== lane 1 ==
==> flow/design.v <==
module fpadd (
    clk, reset, start,
    a, b,
    sum, 
    done
);
    input clk, reset, start;
    input [31:0] a, b;
    output [31:0] sum;
    output done;
    reg sign_a, sign_b, sign_r;
    reg [7:0] exp_a, exp_b, exp_r;
	reg [25:0] mant_a, mant_b;
    reg [25:0] mant_r;
	reg [31:0] sum;  
	reg done;
    reg [23:0] mant_sum;
    parameter IDLE = 3'b000;
    parameter SIGN = 3'b001;
    parameter SHIFT = 3'b010;
    parameter ADD = 3'b011;
	parameter RESSIGN = 3'b100;
    parameter NORM = 3'b101;
    parameter SEARCH = 3'b110;
	parameter FIN = 3'b111;
    reg[2:0] pres_state;
	always @(posedge clk) begin
	    if(reset) begin
			exp_a <= 0; exp_b <= 0; exp_r <= 0;
			mant_a <= 0; mant_b <= 0; mant_r <= 0;
			sign_a <= 0; sign_b <= 0; sign_r <= 0;
			done <= 0; sum <= 0; mant_sum <= 0;
    	end
    	else if(start) begin
	    	sign_a <= a[31];
	    	sign_b <= b[31];
			exp_a <= a[30:23];
			exp_b <= b[30:23];
			mant_a <= {3'b001, a[22:0]};  
			mant_b <= {3'b001, b[22:0]};  
	    	done <= 0;
	    	pres_state <= IDLE;
	    end
	    else begin
	    	case(pres_state)
			IDLE:  
	    	begin
		    	if ((exp_a == 8'b0) && (mant_a[22:0] == 22'b0 && mant_a[23] == 1'b1)) begin
					sum <= {sign_b, exp_b, mant_b[22:0]};
					done <= 1;
					pres_state <= FIN;
		    	end
	    		else if ((exp_b == 8'b0) && (mant_b[22:0] == 22'b0 && mant_b[23] == 1'b1)) begin
					sum <= {sign_a, exp_a, mant_a[22:0]};
					done <= 1;
					pres_state <= FIN;
		    	end
				else if (exp_a == 8'b11111111) begin
					sum <= {sign_a, exp_a, mant_a[22:0]};
					done <= 1;
					pres_state <= FIN;
				end
				else if (exp_b == 8'b11111111) begin
					sum <= {sign_b, exp_b, mant_b[22:0]};
					done <= 1;
					pres_state <= FIN;
				end
				else begin
					pres_state <= SIGN;
				end
			end	
			SIGN:  
			begin
				if (sign_a) begin
					mant_a <= ~mant_a + 1;
				end	
				if (sign_b) begin
					mant_b <= ~mant_b + 1;
				end	
				pres_state <= SHIFT;
			end
			SHIFT:  
			begin
				if(exp_a > exp_b) begin
					mant_b <= {sign_b, mant_b[25:1]};  
					exp_b <= exp_b + 1;
					exp_r <= exp_a;
				end
				else if(exp_a < exp_b) begin
					mant_a <= {sign_a, mant_a[25:1]};  
					exp_a <= exp_a + 1;
					exp_r <= exp_b;
				end
				else
					exp_r <= exp_a;
				pres_state <= (exp_a == exp_b) ? ADD : pres_state;
			end
			ADD:  
			begin
				mant_r <= mant_a + mant_b;
				pres_state <= RESSIGN;
			end
			RESSIGN:  
			begin
				if (mant_r[25] == 1) begin
					sign_r <= 1;
					mant_r <= -mant_r;
				end else begin
					sign_r <= 0;
				end
				pres_state <= NORM;
			end
			NORM:  
			begin
				if (mant_r == 0) begin
					exp_r <= 0;
					pres_state <= FIN;
				end else if ((mant_r[24] == 0) && (mant_r[23] == 1)) begin
					pres_state <= FIN;
				end else if (mant_r[24] == 1) begin
					mant_r <= mant_r >> 1;
					exp_r  <= exp_r + 1;
					pres_state <= FIN;
				end else
					pres_state <= SEARCH;
			end
			SEARCH:  
			begin
				if(mant_r[23] != 1) begin
					mant_r <= mant_r << 1;
					exp_r  <= exp_r - 1;
					pres_state <= SEARCH;
				end else
					pres_state <= FIN;
			end
			FIN:
			begin
				if (!done) begin
					sum <= {sign_r, exp_r, {mant_r[22:0]}};
					done <= 1;
				end
			end
			endcase
	    end
	end
endmodule
Settings: LEC_CHECK=0, ABC_AREA=0, CAP_MARGIN=15, CELL_PAD_IN_SITES_DETAIL_PLACEMENT=0, CORE_ASPECT_RATIO=0.5, CORE_MARGIN=9, CORE_UTILIZATION=55, CTS_CLUSTER_DIAMETER=53, CTS_CLUSTER_SIZE=20, GPL_ROUTABILITY_DRIVEN=0, MAX_ROUTING_LAYER=met5, MIN_ROUTING_LAYER=met1, PLACE_DENSITY=0.53, SETUP_SLACK_MARGIN=0.77, SLEW_MARGIN=20, TNS_END_PERCENT=70; clock period 3.11 ns.
run.sh (not shown) runs the stock make flow with config.mk's settings and CLKGATE_MAP_FILE=.
Lane 1 was carried through to the last stage, and its layout satisfied the timing, design-rule and antenna checks.
Relative to lane 1, the following input files were edited for lane 2:
Settings: a deleted MIN_ROUTING_LAYER that had been met1; a deleted PLACE_DENSITY that had been 0.53; a change of CORE_MARGIN from 9 to 2; a change of GPL_ROUTABILITY_DRIVEN from 0 to 1; a deleted CORE_ASPECT_RATIO that had been 0.5; a deleted CTS_CLUSTER_DIAMETER that had been 53; a deleted CELL_PAD_IN_SITES_DETAIL_PLACEMENT that had been 0; a deleted SETUP_SLACK_MARGIN that had been 0.77; a change of CAP_MARGIN from 15 to 5; a change of CORE_UTILIZATION from 55 to 69; a deleted MAX_ROUTING_LAYER that had been met5; a change of the clock period (ns, I/O delays scaled along) from 3.11 to 3.27.
--- outcome ---
Lane 2 completed; timing, DRC and antenna clean. Lane 2 — wire length about 23% lower, lane 1 as reference. Lane 2 vs. lane 1: portion of total power attributed to the clock network went up by 3.7 points. On number of synthesized flops with an enable pin, lane 2 and lane 1 are basically level. The final reports for lane 2 and lane 1 show delay of the slowest cell on the worst path higher in the former. Between lane 1 and lane 2, the flow reports final cell count decreasing by a little under 10%. Across both runs, proportion of cell area occupied by registers was higher for lane 2 than for lane 1.
Edits applied to the flow inputs when going from lane 2 to lane 3:
Settings: PLACE_DENSITY_LB_ADDON now 0.22, previously not set; CORE_UTILIZATION now 57, was 69; the clock period (ns, I/O delays scaled along) now 2.17, was 3.27.
Findings:
- Between lane 3 and lane 2, the synthesized area per cell does not differ in any meaningful way.
- Lane 3 against lane 2: area of the synthesized netlist per yosys stat held steady, weighted congestion at the end of routability-driven global placement increased 0.018, number of placed instances with taps included moved up, post-detailed-placement cell area went up, boundary pin count about even.
- Cell row count, lane 2 and lane 3, higher one = lane 3.
- Going from lane 2 to lane 3, the die area was enlarged.
- Relative to lane 2, post-cts repair resize count has gone up in lane 3.
- The area inside the core boundary of lane 3 was inferior to that of lane 2.
- Lane 3 did not run to completion, as it errored out during global routing (5_1_grt).
- What lane 2 reported for chip height has to be multiplied by 1.10 to get the figure for lane 3.
What lane 4 does differently from lane 3 at the input level:
Settings: CORE_UTILIZATION changed from 57 to 55; CORE_MARGIN changed from 2 to 9; GPL_ROUTABILITY_DRIVEN changed from 1 to 0; CTS_CLUSTER_SIZE changed from 20 to 98; SETUP_SLACK_MARGIN newly set to 0.62; CTS_CLUSTER_DIAMETER newly set to 331.
### Flow results
Diff lane 3 -> lane 4: chip area from the yosys synthesis statistics saw little to no change, pre-CTS worst setup slack saw a decrease, sum of net half-perimeters after detailed placement saw an increase, core utilization at floorplan saw a decrease. Share of synthesized cell area in full adder, half adder and majority cells: lane 3 vs lane 4 identical. What ended lane 4 was a tool error in global routing (5_1_grt); the run never finished. Row die area: lane 4 higher / lane 3 lower. Comparing lane 4 against lane 3, there is no change at all in number of port buffers.
Setup changes, lane 4 to lane 5
Settings: clearing PLACE_DENSITY_LB_ADDON, which used to be 0.22; clearing GPL_ROUTABILITY_DRIVEN, which used to be 0; clearing TNS_END_PERCENT, which used to be 70; swapping 98 for 23 in CTS_CLUSTER_SIZE; clearing SETUP_SLACK_MARGIN, which used to be 0.62; swapping 55 for 70 in CORE_UTILIZATION; swapping 5 for 20 in CAP_MARGIN; clearing CTS_CLUSTER_DIAMETER, which used to be 331; swapping 9 for 2 in CORE_MARGIN; swapping 2.17 for 2.06 in the clock period (ns, I/O delays scaled along).
Results
As the logs show, lane 5 stopped at clock tree synthesis (4_1_cts) after a tool error, so it never reached the end of the flow.
Reported for lane 5 and lane 4, cell count after synthesis turned out identical to the last digit.
The half-perimeter wire length after placement number comes out higher for lane 5 vs lane 4.
On yosys stat chip area, lane 5 and lane 4 are basically level.


## quartz
Starts from the design.v that is shown in full above.
export LEC_CHECK = 0
export ABC_AREA = 0
export CAP_MARGIN = 5
export CORE_MARGIN = 2
export CORE_UTILIZATION = 70
export CTS_CLUSTER_SIZE = 20
export GPL_ROUTABILITY_DRIVEN = 0
export SLEW_MARGIN = 20
export TNS_END_PERCENT = 70
create_clock -name core_clock -period 3.34 [get_ports {clk}]
Relative to quartz, the following input files were edited for garnet:
- CTS_CLUSTER_SIZE now 37, was 20
- GPL_ROUTABILITY_DRIVEN no longer set, was 0
- SETUP_SLACK_MARGIN now 0.3, previously not set
- CAP_MARGIN now 20, was 5
- TNS_END_PERCENT no longer set, was 70
- the clock period (ns, I/O delays scaled along) now 2.51, was 3.34
Findings:
Flow for garnet halted at clock tree synthesis, error code DPL-0038. Re share of synthesized cell area in and-or and or-and compound cells: no difference whatsoever between quartz and garnet. Relative to quartz, the area after detailed placement measured on garnet has increased by a little under 10%. Changes observed in garnet relative to quartz: portion of netlist area occupied by mux cells did not really move, area of the die did not really move, post-synth tally of flip-flops with integrated enable did not really move, synthesized area did not really move, chip height did not really move. Diff quartz..garnet | number of cells produced by synthesis | unchanged. Re post-DP HPWL: garnet is 11% up on quartz. NOTE: placed cell count in garnet exceeds that of quartz. Status: area of the core parity (quartz, garnet).
--- input diff garnet..juniper ---
- SETUP_SLACK_MARGIN removed (was 0.3)
- CTS_CLUSTER_SIZE removed (was 37)
- CORE_UTILIZATION changed from 70 to 40
- ABC_AREA removed (was 0)
- the clock period (ns, I/O delays scaled along) changed from 2.51 to 3.66
Notes after the runs:
juniper: no failed stages, no open violations at the end
Re area fraction in mux cells: no difference whatsoever between juniper and garnet.
[compare] base=garnet new=juniper: final RePlAce weighted congestion shrank by about 10%, cell count after placement increased 9, HPWL after detailed placement shows a reduction of 810 µm, die area rose 12000 µm².
### juniper -> yarrow
- CTS_CLUSTER_DIAMETER now 393, previously not set
- CELL_PAD_IN_SITES_DETAIL_PLACEMENT now 1, previously not set
- the clock period (ns, I/O delays scaled along) now 5.0, was 3.66
[summary]
- Summary of yarrow over juniper: fraction of power spent switching nets rose by 1.2 points, max-cap check violation count flat, aggregate global-route resource usage increased by 2.8 points relative to the old numbers, global-route wire length before repair now larger, final net count lower.
- Against juniper, clock power in yarrow came out better.
- Compared with juniper, yarrow shows a lower ratio of total power to cell area.


Starts from the design.v that is shown in full above.
Settings: LEC_CHECK=0, ABC_AREA=0, CAP_MARGIN=5, CORE_MARGIN=9, CORE_UTILIZATION=55, CTS_CLUSTER_SIZE=20, GPL_ROUTABILITY_DRIVEN=0, PLACE_DENSITY_LB_ADDON=0.22, SLEW_MARGIN=20, TNS_END_PERCENT=70; clock period 2.17 ns.
The starting point ran to the end with violations: negative setup slack.
Then changed:
==> flow/config.mk (replaced) <==
export PLATFORM = sky130hd
export DESIGN_NAME = fpadd
export DESIGN_NICKNAME = fpadd
export VERILOG_FILES = /design/flow/design.v
export SDC_FILE = /design/flow/constraint.sdc
export NUM_CORES = 4
export LEC_CHECK = 0
export CAP_MARGIN = 20
export CORE_MARGIN = 2
export CORE_UTILIZATION = 21
export SLEW_MARGIN = 20
==> flow/constraint.sdc (replaced) <==
create_clock -name core_clock -period 5.2 [get_ports {clk}]
set_input_delay 1.0400 -clock core_clock [delete_from_list [all_inputs] [get_ports {clk}]]
set_output_delay 1.0400 -clock core_clock [all_outputs]
set_load 0.01 [all_outputs]
This time the run finished with timing, DRC and antenna clean.
Routed wire length fell by 36%.
Via count fell by 28%.
Power fell by 68%.
Register-to-register slack is better by 2.4 ns.
Die area rose by 110%.
Core utilization fell by 61 points.
Then changed:
--- a/flow/config.mk
+++ b/flow/config.mk
@@ -9,3 +9,6 @@
 export CORE_MARGIN = 2
-export CORE_UTILIZATION = 21
+export CORE_UTILIZATION = 72
+export CTS_CLUSTER_SIZE = 76
+export PLACE_DENSITY = 0.67
+export SETUP_SLACK_MARGIN = 1.21
 export SLEW_MARGIN = 20
==> flow/constraint.sdc (replaced) <==
create_clock -name core_clock -period 4.08 [get_ports {clk}]
set_input_delay 0.8160 -clock core_clock [delete_from_list [all_inputs] [get_ports {clk}]]
set_output_delay 0.8160 -clock core_clock [all_outputs]
set_load 0.01 [all_outputs]
=> The new run completed without violations; power goes up by 35%; design area goes up by about 1.8%; flip-flop count stays the same; wire length goes up by about 4.4%; maximum frequency goes up by about 28%; worst hold slack gains 0.012 ns; non-clock buffer count goes up by 37; die size goes down by 70%; area after synthesis stays the same; sequential power goes up by about 30%.
Then changed:
--- a/flow/config.mk
+++ b/flow/config.mk
@@ -10,5 +10,4 @@
 export CORE_UTILIZATION = 72
-export CTS_CLUSTER_SIZE = 76
 export PLACE_DENSITY = 0.67
-export SETUP_SLACK_MARGIN = 1.21
+export SETUP_SLACK_MARGIN = 1.18
 export SLEW_MARGIN = 20
What happened: The new run completed without violations. Sequential power is about the same. Cell area barely changes. Utilization hardly moves. Hold slack loses 0.015 ns. Worst setup slack loses 0.064 ns. Routed wire length came out lower by about 0.33%. Fmax came out lower by about 2.1%. Non-clock buffer count came out lower by 3. Power hardly moves. Clock-buffer cell count is unchanged. Clock power hardly moves.
Then changed:
--- a/flow/config.mk
+++ b/flow/config.mk
@@ -9,5 +9,3 @@
 export CORE_MARGIN = 2
-export CORE_UTILIZATION = 72
-export PLACE_DENSITY = 0.67
-export SETUP_SLACK_MARGIN = 1.18
+export CORE_UTILIZATION = 40
 export SLEW_MARGIN = 20
==> flow/constraint.sdc (replaced) <==
create_clock -name core_clock -period 5.0 [get_ports {clk}]
set_input_delay 1.0000 -clock core_clock [delete_from_list [all_inputs] [get_ports {clk}]]
set_output_delay 1.0000 -clock core_clock [all_outputs]
set_load 0.01 [all_outputs]
- The changed run produced a clean layout
- maximum frequency fell by 16%
- setup slack is better by 0.34 ns
- final cell count rose by 6.6%


run 1:
// fpadd: RTL as listed in full above, without the edits since
clock: 2.51 ns
lec_check: 0
abc_area: 1
cap_margin: 20
core_margin: 2
core_utilization: 70
slew_margin: 20
The flow did not stop early for run 1: all stages ran, and the layout cleared the timing, design-rule and antenna checks.
### run 1 -> run 2
Settings: setting PLACE_DENSITY to 0.67 for the first time; changing CORE_UTILIZATION from 70 to 72; removing ABC_AREA (formerly 1); changing the clock period (ns, I/O delays scaled along) from 2.51 to 4.08.
Notes after the runs:
- Compared with run 1, placement density in the core of run 2 is higher.
- Compared with run 1, run 2 shows wire length of the first global-routing pass lower by about 19%.
- mant_b[1]$_SDFFE_PP0P_ as the start point of the critical path was reported by run 2, and mant_b[0]$_SDFFE_PP0P_ by run 1.
- Compared with run 1, run 2 shows share of cell area taken by flip-flops and latches higher by 2.7 points.
- Going from run 1 to run 2, share of cell area taken by muxes after synthesis went up; number of levels in the clock H-tree did not really move; setup slack went up; number of standard cells in the final layout excluding fillers went down.


Setup of job 8382:
// fpadd: RTL as listed in full above, without the edits since
clock: 3.66 ns
lec_check: 0
cap_margin: 20
core_margin: 2
core_utilization: 55
slew_margin: 20
Job 8382: flow completed, timing, DRC and antenna clean
## Diff of input files: job 6806 against job 8382
- a change of CORE_UTILIZATION from 55 to 62
- a change of the clock period (ns, I/O delays scaled along) from 3.66 to 3.12
### Flow results
Comparing job 6806 and job 8382, flop share of the area is lower on job 6806.
No stage failed in job 6806, and the final checks on the layout all came back clean.
| wire length of the first global-routing pass | job 6806 vs job 8382 | ≈ equal |
Job 8382 and job 6806 ended up with roughly the same post-route worst hold slack.
Termination of the worst setup path: mant_r[18] -> job 6806, sum[23] -> job 8382
The most utilized layer in the global route result comes out met2 in one run and met1 in the other, namely in job 6806 and job 8382 respectively.


## trial 82
RTL: the design.v shown in full above, as it stands there.
clock: 4.55 ns
lec_check: 0
abc_area: 0
cap_margin: 40
cell_pad_in_sites_detail_placement: 2
core_margin: 6
core_utilization: 72
cts_cluster_diameter: 123
gpl_routability_driven: 0
gpl_timing_driven: 0
max_routing_layer: met5
setup_slack_margin: 0.25
slew_margin: 20
For trial 82, the flow was terminated by a tool error in 3_5_place_dp and produced no final design.
--- input diff trial 82..build 1 ---
==> flow/config.mk <==
export PLATFORM = sky130hd
export DESIGN_NAME = fpadd
export DESIGN_NICKNAME = fpadd
export VERILOG_FILES = /design/flow/design.v
export SDC_FILE = /design/flow/constraint.sdc
export NUM_CORES = 4
export LEC_CHECK = 0
export ABC_AREA = 0
export CAP_MARGIN = 0
export CORE_MARGIN = 2
export CORE_UTILIZATION = 72
export CTS_CLUSTER_DIAMETER = 373
export CTS_CLUSTER_SIZE = 100
export SLEW_MARGIN = 20
export TNS_END_PERCENT = 5
==> flow/constraint.sdc <==
create_clock -name core_clock -period 2.49 [get_ports {clk}]
set_input_delay 0.4980 -clock core_clock [delete_from_list [all_inputs] [get_ports {clk}]]
set_output_delay 0.4980 -clock core_clock [all_outputs]
set_load 0.01 [all_outputs]
--- outcome ---
Build 1: aborted in 5_1_grt (tool error). Trial 82 -> build 1: synthesized cell count delta 0, exact match. Effective utilization at floorplan (build 1 over trial 82): decrease, 1.9 points. Delta (build 1 minus trial 82): total standard cell area after synthesis flat, chip footprint down about 11%, die extent in y down 5.9%. Reported for build 1 and trial 82, fraction of synthesized cell area in xor and xnor cells turned out identical to the last digit.
Power and IR drop assume default switching activity.
